// calculator
module calculator (input CLOCK_50,
							input RESET,
							input KEYPRESSED,
							input [3:0] KEYCODE,
							input [3:0] KEY,
							output [0:6] HEX0, HEX1, HEX2, HEX3, HEX4, HEX5, HEX6, HEX7
							);
export LEC_CHECK = 0
export ABC_AREA = 0
export CAP_MARGIN = 20
export CORE_MARGIN = 2
export CORE_UTILIZATION = 56
export PLACE_DENSITY = 0.89
export SLEW_MARGIN = 20
create_clock -name core_clock -period 50.0 [get_ports {CLOCK_50}]
run.sh (not shown) runs the stock make flow with config.mk's settings and CLKGATE_MAP_FILE=.
The starting point finished clean.
Change:
CELL_PAD_IN_SITES_GLOBAL_PLACEMENT = 3   (was unset)
CORE_UTILIZATION = 40   (was 56)
CTS_CLUSTER_DIAMETER = 397   (was unset)
PLACE_DENSITY = unset   (was 0.89)
Result: The changed run finished clean; sequential cell count does not change; fmax came out higher by 1.4%; wire length came out higher by about 14%.
Change:
ABC_AREA = 1   (was 0)
CELL_PAD_IN_SITES_GLOBAL_PLACEMENT = unset   (was 3)
CORE_ASPECT_RATIO = 0.79   (was unset)
CTS_CLUSTER_DIAMETER = unset   (was 397)
SETUP_SLACK_MARGIN = 1.74   (was unset)
SLEW_MARGIN = 25   (was 20)
After rerunning: The new run produced a clean layout. Routed wire length falls by 14%. Non-clock buffer count drops by 39. Synthesized cell count came out higher by 18%.
Change:
CELL_PAD_IN_SITES_GLOBAL_PLACEMENT = 3   (was unset)
CORE_ASPECT_RATIO = 1.03   (was 0.79)
CORE_UTILIZATION = 23   (was 40)
Register-to-register slack is worse by 690 ps. Synthesized area does not change. Die size went up by well over a third. Flip-flop count is unchanged. Cell count came out higher by roughly a tenth. Non-clock buffer count goes up by 45. Global-route usage is lower by 5.2 points.


Starting RTL as in the previous note.
export LEC_CHECK = 0
export ABC_AREA = 1
export CAP_MARGIN = 20
export CELL_PAD_IN_SITES_GLOBAL_PLACEMENT = 2
export CORE_ASPECT_RATIO = 1.03
export CORE_MARGIN = 10
export CORE_UTILIZATION = 23
export PLACE_DENSITY_LB_ADDON = 0.18
export SETUP_SLACK_MARGIN = 1.74
export SLEW_MARGIN = 25
create_clock -name core_clock -period 50.0 [get_ports {CLOCK_50}]
The baseline completed without violations.
Then changed:
ABC_AREA = 0   (was 1)
CELL_PAD_IN_SITES_GLOBAL_PLACEMENT = not set   (was 2)
CORE_ASPECT_RATIO = not set   (was 1.03)
CORE_MARGIN = 2   (was 10)
CORE_UTILIZATION = 40   (was 23)
CTS_CLUSTER_SIZE = 10   (was not set)
PLACE_DENSITY_LB_ADDON = not set   (was 0.18)
SETUP_SLACK_MARGIN = not set   (was 1.74)
SLEW_MARGIN = 20   (was 25)
TNS_END_PERCENT = 5   (was not set)
Result: Design area rises by 1.5%. Routed wire length falls by 15%. Worst hold slack gets better by 0.0059 ns. Flip-flop count is unchanged. Maximum frequency falls by 19%.
Then changed:
ABC_AREA = 1   (was 0)
CAP_MARGIN = 15   (was 20)
CORE_ASPECT_RATIO = 1.03   (was not set)
CORE_UTILIZATION = 23   (was 40)
CTS_CLUSTER_SIZE = not set   (was 10)
SETUP_SLACK_MARGIN = 1.74   (was not set)
SLEW_MARGIN = 25   (was 20)
TNS_END_PERCENT = not set   (was 5)
Final area shrinks by 1.9%.
Die area grows by about 66%.
Area after synthesis shrinks by about 4%.
Non-clock buffer count shrinks by 27.
Worst hold slack got worse by 0.012 ns.
Synthesized cell count grows by 18%.
Then changed:
ABC_AREA = 0   (was 1)
CAP_MARGIN = 20   (was 15)
CELL_PAD_IN_SITES_DETAIL_PLACEMENT = 2   (was not set)
CELL_PAD_IN_SITES_GLOBAL_PLACEMENT = 2   (was not set)
CORE_MARGIN = 9   (was 2)
PLACE_DENSITY_LB_ADDON = 0.18   (was not set)
Outcome: Global-route usage went up by 4.0 points; worst setup slack got worse by 7.8 ns; final cell count went down by 10%; cell area went up by about 6%; synthesized cell count went down by about 15%; sequential cell count stays the same; die size went up by about 10%; synthesized area went up by about 4.3%; via count went up by 2.2%.
Then changed:
ABC_AREA = 1   (was 0)
CELL_PAD_IN_SITES_DETAIL_PLACEMENT = not set   (was 2)
CELL_PAD_IN_SITES_GLOBAL_PLACEMENT = not set   (was 2)
CORE_ASPECT_RATIO = not set   (was 1.03)
CORE_MARGIN = 2   (was 9)
CORE_UTILIZATION = 69   (was 23)
PLACE_DENSITY_LB_ADDON = not set   (was 0.18)
SETUP_SLACK_MARGIN = not set   (was 1.74)
SLEW_MARGIN = 20   (was 25)
clock period = 37.2 ns   (was 50.0 ns; I/O delays follow)
After rerunning:
- The changed run finished with timing, DRC and antenna clean
- die area is lower by 69%
- area after synthesis went down by 4.1%
- routed wire length fell by 31%
- worst setup slack degrades by 2.3 ns
- clock skew shrinks by 0.0063 ns
- hold slack gets worse by 0.0086 ns
- first-iteration DRC count went up to 2.6 times its value
- sequential share of layout area grows by 0.83 points
- count of clock-buffer cells in the layout falls by 6
- final area fell by 9.3%


calculator again, from the RTL that the note above started with.
==> flow/config.mk <==
export PLATFORM = sky130hd
export DESIGN_NAME = calculator
export DESIGN_NICKNAME = calculator
export VERILOG_FILES = /design/flow/design.v
export SDC_FILE = /design/flow/constraint.sdc
export NUM_CORES = 4
export LEC_CHECK = 0
export ABC_AREA = 1
export CAP_MARGIN = 15
export CELL_PAD_IN_SITES_DETAIL_PLACEMENT = 2
export CELL_PAD_IN_SITES_GLOBAL_PLACEMENT = 2
export CORE_ASPECT_RATIO = 1.68
export CORE_MARGIN = 3
export CORE_UTILIZATION = 58
export CTS_CLUSTER_SIZE = 40
export GPL_ROUTABILITY_DRIVEN = 0
export GPL_TIMING_DRIVEN = 1
export MAX_ROUTING_LAYER = met5
export MIN_ROUTING_LAYER = met2
export SETUP_SLACK_MARGIN = -2.0
export SLEW_MARGIN = 20
==> flow/constraint.sdc <==
create_clock -name core_clock -period 69.1 [get_ports {CLOCK_50}]
set_input_delay 13.8200 -clock core_clock [delete_from_list [all_inputs] [get_ports {CLOCK_50}]]
set_output_delay 13.8200 -clock core_clock [all_outputs]
set_load 0.01 [all_outputs]
The starting point ended with an error in global placement without I/O (3_1_place_gp_skip_io).
Next try:
CAP_MARGIN = 20   (was 15)
CELL_PAD_IN_SITES_DETAIL_PLACEMENT = not set   (was 2)
CELL_PAD_IN_SITES_GLOBAL_PLACEMENT = not set   (was 2)
CORE_ASPECT_RATIO = not set   (was 1.68)
CORE_MARGIN = 2   (was 3)
CORE_UTILIZATION = 11   (was 58)
CTS_CLUSTER_SIZE = not set   (was 40)
GPL_ROUTABILITY_DRIVEN = not set   (was 0)
GPL_TIMING_DRIVEN = not set   (was 1)
MAX_ROUTING_LAYER = not set   (was met5)
MIN_ROUTING_LAYER = not set   (was met2)
SETUP_SLACK_MARGIN = not set   (was -2.0)
clock period = 71.7 ns   (was 69.1 ns; I/O delays follow)
What happened:
- This time the run completed with no timing, DRC or antenna violations
- synthesized cell count stays the same
- synthesized area stays the same
- die size goes up to 5.1 times its value


v6:
calculator again, from the RTL that the note above started with.
export LEC_CHECK = 0
export ABC_AREA = 0
export CAP_MARGIN = 20
export CELL_PAD_IN_SITES_GLOBAL_PLACEMENT = 1
export CORE_ASPECT_RATIO = 2.0
export CORE_MARGIN = 3
export CORE_UTILIZATION = 19
export CTS_CLUSTER_DIAMETER = 53
export PLACE_DENSITY = 0.48
export SETUP_SLACK_MARGIN = -2.0
export SLEW_MARGIN = 0
create_clock -name core_clock -period 58.1 [get_ports {CLOCK_50}]
v6 | stages: all done | timing, DRC, antenna: all pass
Input changes introduced in v7 (baseline for comparison: v6):
# v6
export LEC_CHECK = 0
export ABC_AREA = 0
export CAP_MARGIN = 20
export CELL_PAD_IN_SITES_GLOBAL_PLACEMENT = 1
export CORE_ASPECT_RATIO = 2.0
export CORE_MARGIN = 3
export CORE_UTILIZATION = 19
export CTS_CLUSTER_DIAMETER = 53
export PLACE_DENSITY = 0.48
export SETUP_SLACK_MARGIN = -2.0
export SLEW_MARGIN = 0
create_clock -name core_clock -period 58.1 [get_ports {CLOCK_50}]
# v7
export LEC_CHECK = 0
export ABC_AREA = 0
export CAP_MARGIN = 20
export CELL_PAD_IN_SITES_GLOBAL_PLACEMENT = 1
export CORE_MARGIN = 3
export CORE_UTILIZATION = 19
export CTS_CLUSTER_DIAMETER = 53
export CTS_CLUSTER_SIZE = 16
export PLACE_DENSITY = 0.48
export SETUP_SLACK_MARGIN = 5.0
export SLEW_MARGIN = 0
export TNS_END_PERCENT = 15
create_clock -name core_clock -period 58.1 [get_ports {CLOCK_50}]
==> comparison <==
Against v6 as the reference, v7 delivers a higher register-to-register slack. v7 ended with less final worst-path cycle share than v6. v6 → v7: maximum clock rate grew by 7.1%, number of non-filler instances in the completed layout held steady.


Starting RTL as in the previous note.
export LEC_CHECK = 0
export ABC_AREA = 1
export CAP_MARGIN = 20
export CORE_MARGIN = 2
export CORE_UTILIZATION = 72
export CTS_CLUSTER_DIAMETER = 180
export CTS_CLUSTER_SIZE = 96
export PLACE_DENSITY = 0.38
export SETUP_SLACK_MARGIN = 5.0
export SLEW_MARGIN = 20
create_clock -name core_clock -period 21.3 [get_ports {CLOCK_50}]
The first run aborted during global routing (5_1_grt) with GRT-0116.
==> next run, changes <==
CORE_UTILIZATION = 40   (was 72)
CTS_CLUSTER_DIAMETER = not set   (was 180)
CTS_CLUSTER_SIZE = not set   (was 96)
PLACE_DENSITY = not set   (was 0.38)
SETUP_SLACK_MARGIN = not set   (was 5.0)
clock period = 50.0 ns   (was 21.3 ns; I/O delays follow)
The new run finished with timing, DRC and antenna clean.
Synthesized cell count stays the same.
Die size climbs by 79%.
Area after synthesis stays the same.


calculator again, from the RTL that the note above started with.
clock: 28.6 ns
lec_check: 0
abc_area: 1
cap_margin: 0
core_margin: 2
core_utilization: 72
cts_cluster_diameter: 256
max_routing_layer: met4
setup_slack_margin: 3.58
slew_margin: 20
The first run never finished: it broke off in global routing, error GRT-0232.
Change:
CAP_MARGIN = 20   (was 0)
CORE_UTILIZATION = 71   (was 72)
CTS_CLUSTER_DIAMETER = default   (was 256)
SETUP_SLACK_MARGIN = default   (was 3.58)
clock period = 24.2 ns   (was 28.6 ns; I/O delays follow)
After rerunning: The changed run never finished: it broke off in global routing; synthesized cell count does not change; synthesized area does not change; die size climbs by 1.4%.
